## alu_top
module alu_top (
    input             clk,
    input      [7:0]  a_in,
    input      [7:0]  b_in,
    input      [3:0]  command_in,
    input             oe,
    output reg [15:0] d_out
);
    reg [7:0] a_q, b_q;
    reg [3:0] cmd_q;
    reg       oe_q;
    wire [15:0] alu_out;
    always @(posedge clk) begin
        a_q   <= a_in;
        b_q   <= b_in;
        cmd_q <= command_in;
        oe_q  <= oe;
        d_out <= alu_out;
    end
    alu u_alu (.a_in(a_q), .b_in(b_q), .command_in(cmd_q), .oe(oe_q), .d_out(alu_out));
endmodule
clock: 9.95 ns
lec_check: 0
abc_area: 1
cap_margin: 20
core_aspect_ratio: 0.69
core_margin: 2
core_utilization: 72
cts_cluster_diameter: 396
cts_cluster_size: 93
setup_slack_margin: 3.01
slew_margin: 20
run.sh (not shown) runs the stock make flow with config.mk's settings and CLKGATE_MAP_FILE=.
The starting point did not get past 4_1_cts.
Next try:
Settings changed: ABC_AREA 1 to not set, CORE_ASPECT_RATIO 0.69 to not set, CORE_UTILIZATION 72 to 40, CTS_CLUSTER_DIAMETER 396 to not set, CTS_CLUSTER_SIZE 93 to not set, SETUP_SLACK_MARGIN 3.01 to not set.
Clock period 9.95 ns to 24.0 ns, I/O delays scaled along.
Outcome: The new run completed with no timing, DRC or antenna violations; synthesized area decreases by a few percent; synthesized cell count shrinks by about a fifth; die size climbs by well over a third.
Next try:
Settings changed: CELL_PAD_IN_SITES_GLOBAL_PLACEMENT set to 3, CORE_ASPECT_RATIO set to 1.73, CTS_CLUSTER_DIAMETER set to 307, CTS_CLUSTER_SIZE set to 47, PLACE_DENSITY set to 0.38, SETUP_SLACK_MARGIN set to -2.0, SLEW_MARGIN 20 to 0, TNS_END_PERCENT set to 10.
=>
- This time the run finished but failed the layout checks on setup timing
- design area fell by 6.2%
- wire length came out higher by 11%
- fmax shrinks by 4.2%
- setup slack got worse by 1.0 ns
- clock-buffer cell count is higher by 1
- first-iteration DRC count fell by 50%
- via count drops by 1.8%
- critical path depth falls by 1
- core utilization is lower by 3.8 points
Next try:
Settings changed: ABC_AREA set to 1, CAP_MARGIN 20 to 0, CELL_PAD_IN_SITES_GLOBAL_PLACEMENT 3 to not set, CORE_ASPECT_RATIO 1.73 to not set, CORE_UTILIZATION 40 to 70, CTS_CLUSTER_DIAMETER 307 to 102, CTS_CLUSTER_SIZE 47 to 11, GPL_TIMING_DRIVEN set to 0, MIN_ROUTING_LAYER set to met2, PLACE_DENSITY 0.38 to not set, SETUP_SLACK_MARGIN -2.0 to 0.1, SLEW_MARGIN 0 to 20, TNS_END_PERCENT 10 to not set.
The changed run died in 5_1_grt; area after synthesis climbs by 2.5%; die size fell by 41%; synthesized cell count increases by 22%.
Next try:
Settings changed: ABC_AREA 1 to not set, CAP_MARGIN 0 to 20, CORE_UTILIZATION 70 to 23, CTS_CLUSTER_DIAMETER 102 to 320, CTS_CLUSTER_SIZE 11 to not set, GPL_TIMING_DRIVEN 0 to not set, MIN_ROUTING_LAYER met2 to not set, SETUP_SLACK_MARGIN 0.1 to 1.54.
After rerunning:
- The new run passed the timing, design-rule and antenna checks
- die area rises to 2.9 times its value
- synthesized area fell by 2.5%
- synthesized cell count falls by 18%
Next try:
Settings changed: CORE_UTILIZATION 23 to 25, CTS_CLUSTER_DIAMETER 320 to not set, SETUP_SLACK_MARGIN 1.54 to not set.
Clock period 24.0 ns to 23.5 ns, I/O delays scaled along.
After rerunning: Flip-flop count is unchanged. Utilization climbs by 2.5 points. Count of clock-buffer cells in the layout drops by 2. Fmax drops by 1.3%. Final area stays flat. Setup slack degrades by 0.80 ns. Critical path depth drops by 2. Routed wire length drops by 0.64%.

---

The RTL this note starts from:
==> flow/design.v <==
module alu_top (
    input             clk,
    input      [7:0]  a_in,
    input      [7:0]  b_in,
    input      [3:0]  command_in,
    input             oe,
    output reg [15:0] d_out
);
    reg [7:0] a_q, b_q;
    reg [3:0] cmd_q;
    reg       oe_q;
    wire [15:0] alu_out;
    always @(posedge clk) begin
        a_q   <= a_in;
        b_q   <= b_in;
        cmd_q <= command_in;
        oe_q  <= oe;
        d_out <= alu_out;
    end
    alu u_alu (.a_in(a_q), .b_in(b_q), .command_in(cmd_q), .oe(oe_q), .d_out(alu_out));
endmodule

module alu ( input [7:0]a_in,b_in,input [3:0]command_in,input oe,output [15:0]d_out);
	parameter 	ADD = 4'b0000,
				INC = 4'b0001,
				SUB =  4'b0010,
				DEC = 4'b0011,
				MUL = 4'b0100,
				DIV = 4'b0101,
				SHL = 4'b0110,
				SHR = 4'b0111,
				AND = 4'b1000,
				OR = 4'b1001,
				INV = 4'b1010,
				NAND = 4'b1011,
				NOR = 4'b1100,
				XOR = 4'b1101,
				XNOR = 4'b1110,
				BUF = 4'b1111;
	reg [15:0] out;
	always@(command_in,a_in,b_in)
		begin
			case(command_in)
				ADD : out = a_in+b_in;
				INC : out = a_in+1'b1;
				SUB : out = a_in-b_in;
				DEC : out = a_in-1'b1;
				MUL : out = a_in*b_in;
				DIV : out = (b_in == 8'd0) ? 16'hFFFF : a_in/b_in;
				SHL : out = a_in<<1;
				SHR : out = a_in>>1;
				AND : out = a_in&&b_in;
				OR : out = a_in||b_in;
				INV : out = !(a_in);
				NAND : out = ~(a_in&b_in);
				NOR : out = ~(a_in|b_in);
				XOR : out = a_in^b_in;
				XNOR : out = a_in~^b_in;
				BUF : out = a_in;
			endcase
		end
	assign d_out = (oe) ? out : 16'h0000;
endmodule  
clock: 9.95 ns
lec_check: 0
abc_area: 1
cap_margin: 20
core_aspect_ratio: 0.69
core_margin: 2
core_utilization: 72
cts_cluster_diameter: 396
cts_cluster_size: 93
hold_slack_margin: 0.29
setup_slack_margin: 3.01
slew_margin: 20
The starting point never finished: it broke off in clock tree synthesis.
==> next run, changes <==
ABC_AREA = unset   (was 1)
CORE_ASPECT_RATIO = unset   (was 0.69)
CORE_UTILIZATION = 61   (was 72)
CTS_CLUSTER_DIAMETER = unset   (was 396)
CTS_CLUSTER_SIZE = unset   (was 93)
HOLD_SLACK_MARGIN = unset   (was 0.29)
SETUP_SLACK_MARGIN = unset   (was 3.01)
clock period = 16.0 ns   (was 9.95 ns; I/O delays follow)
What happened:
- With this change the flow finished but fails on capacitance limit, slew limit, setup timing
- synthesized cell count decreases by 18%
- synthesized area drops by 2.5%
- die size increases by 14%
==> next run, changes <==
ABC_AREA = 1   (was unset)
CORE_UTILIZATION = 72   (was 61)
CTS_CLUSTER_DIAMETER = 396   (was unset)
SETUP_SLACK_MARGIN = 1.13   (was unset)
clock period = 10.2 ns   (was 16.0 ns; I/O delays follow)
The changed run ended with an error in clock tree synthesis, error DPL-0038.
Synthesized area is higher by about 2.5%.
Die size went down by about 13%.
Synthesized cell count came out higher by 22%.
==> next run, changes <==
ABC_AREA = unset   (was 1)
CAP_MARGIN = 40   (was 20)
CORE_UTILIZATION = 65   (was 72)
CTS_CLUSTER_DIAMETER = unset   (was 396)
SETUP_SLACK_MARGIN = unset   (was 1.13)
clock period = 22.2 ns   (was 10.2 ns; I/O delays follow)
Effect: This time the run produced a layout that fails on setup timing; synthesized area is lower by a few percent; die area is higher by a little under a tenth; synthesized cell count is lower by about a fifth.
==> next run, changes <==
CAP_MARGIN = 0   (was 40)
CORE_ASPECT_RATIO = 0.5   (was unset)
CORE_UTILIZATION = 68   (was 65)
Effect: With this change the flow never finished: it broke off in global routing with GRT-0232. Synthesized cell count does not change. Die area came out lower by a few percent. Area after synthesis stays the same.
==> next run, changes <==
CAP_MARGIN = 40   (was 0)
CORE_ASPECT_RATIO = unset   (was 0.5)
CORE_UTILIZATION = 70   (was 68)
HOLD_SLACK_MARGIN = 0.29   (was unset)
- The new run never finished: it broke off in global routing with GRT-0232
- synthesized cell count stays the same
- die size is lower by 3.1%
- area after synthesis does not change

---

// alu_top: RTL as listed in full above, without the edits since
==> flow/config.mk <==
export PLATFORM = sky130hd
export DESIGN_NAME = alu_top
export DESIGN_NICKNAME = alu_top
export VERILOG_FILES = /design/flow/design.v
export SDC_FILE = /design/flow/constraint.sdc
export NUM_CORES = 4
export LEC_CHECK = 0
export ABC_AREA = 1
export CAP_MARGIN = 25
export CELL_PAD_IN_SITES_GLOBAL_PLACEMENT = 0
export CORE_ASPECT_RATIO = 1.48
export CORE_MARGIN = 4
export CORE_UTILIZATION = 72
export CTS_CLUSTER_SIZE = 21
export GPL_ROUTABILITY_DRIVEN = 0
export GPL_TIMING_DRIVEN = 0
export MAX_ROUTING_LAYER = met4
export PLACE_DENSITY = 0.66
export SLEW_MARGIN = 15
export TNS_END_PERCENT = 80
==> flow/constraint.sdc <==
create_clock -name core_clock -period 24.0 [get_ports {clk}]
set_input_delay 4.8000 -clock core_clock [delete_from_list [all_inputs] [get_ports {clk}]]
set_output_delay 4.8000 -clock core_clock [all_outputs]
set_load 0.01 [all_outputs]
The starting point aborted during global routing on DPL-0038.
Edit:
- CAP_MARGIN: 25 -> 0
- CELL_PAD_IN_SITES_GLOBAL_PLACEMENT: 0 -> not set
- CORE_ASPECT_RATIO: 1.48 -> not set
- CORE_MARGIN: 4 -> 2
- CORE_UTILIZATION: 72 -> 70
- CTS_CLUSTER_DIAMETER: not set -> 102
- CTS_CLUSTER_SIZE: 21 -> 11
- GPL_ROUTABILITY_DRIVEN: 0 -> not set
- GPL_TIMING_DRIVEN: 0 -> not set
- MAX_ROUTING_LAYER: met4 -> not set
- PLACE_DENSITY: 0.66 -> not set
- SETUP_SLACK_MARGIN: not set -> 0.1
- SLEW_MARGIN: 15 -> 20
- TNS_END_PERCENT: 80 -> not set
After rerunning: Now the flow finished but fails on setup timing; synthesized area does not change; die area came out lower by 3.8%; synthesized cell count is unchanged.

---

Starts from the design.v that is shown in full above.
Settings: LEC_CHECK=0, CAP_MARGIN=40, CORE_MARGIN=2, CORE_UTILIZATION=70, HOLD_SLACK_MARGIN=0.29, SETUP_SLACK_MARGIN=0.37, SLEW_MARGIN=20; clock period 22.4 ns.
The baseline never finished: it broke off in global routing, error GRT-0232.
Rerun with:
- ABC_AREA: not set -> 1
- CAP_MARGIN: 40 -> 20
- CORE_UTILIZATION: 70 -> 68
- HOLD_SLACK_MARGIN: 0.29 -> not set
- SETUP_SLACK_MARGIN: 0.37 -> not set
- clock period: 22.4 -> 32.0 ns (I/O delays scaled with it)
The new run finished with timing, DRC and antenna clean.
Synthesized cell count goes up by 22%.
Area after synthesis came out higher by 2.5%.
Die size rose by 5.4%.
Rerun with:
- ABC_AREA: 1 -> not set
- CAP_MARGIN: 20 -> 40
- SETUP_SLACK_MARGIN: not set -> -0.7
- clock period: 32.0 -> 22.4 ns (I/O delays scaled with it)
The changed run ran to the end with violations: negative setup slack.
Sequential cell count does not change.
Clock skew falls by 3.7 ps.
Cell area rises by about 11%.
Critical path depth falls by 64.
Worst setup slack gets worse by 4700 ps.
Final cell count falls by 10%.
First-iteration DRC count rises by about 20%.
Routed wire length rises by 17%.
Area after synthesis falls by 2.5%.
Rerun with:
- CAP_MARGIN: 40 -> 5
- CORE_UTILIZATION: 68 -> 70
- SETUP_SLACK_MARGIN: -0.7 -> 2.79
- clock period: 22.4 -> 10.6 ns (I/O delays scaled with it)
Effect: The new run never finished: it broke off in clock tree synthesis (DPL-0038); synthesized area is unchanged; die area fell by 2.8%; synthesized cell count stays the same.
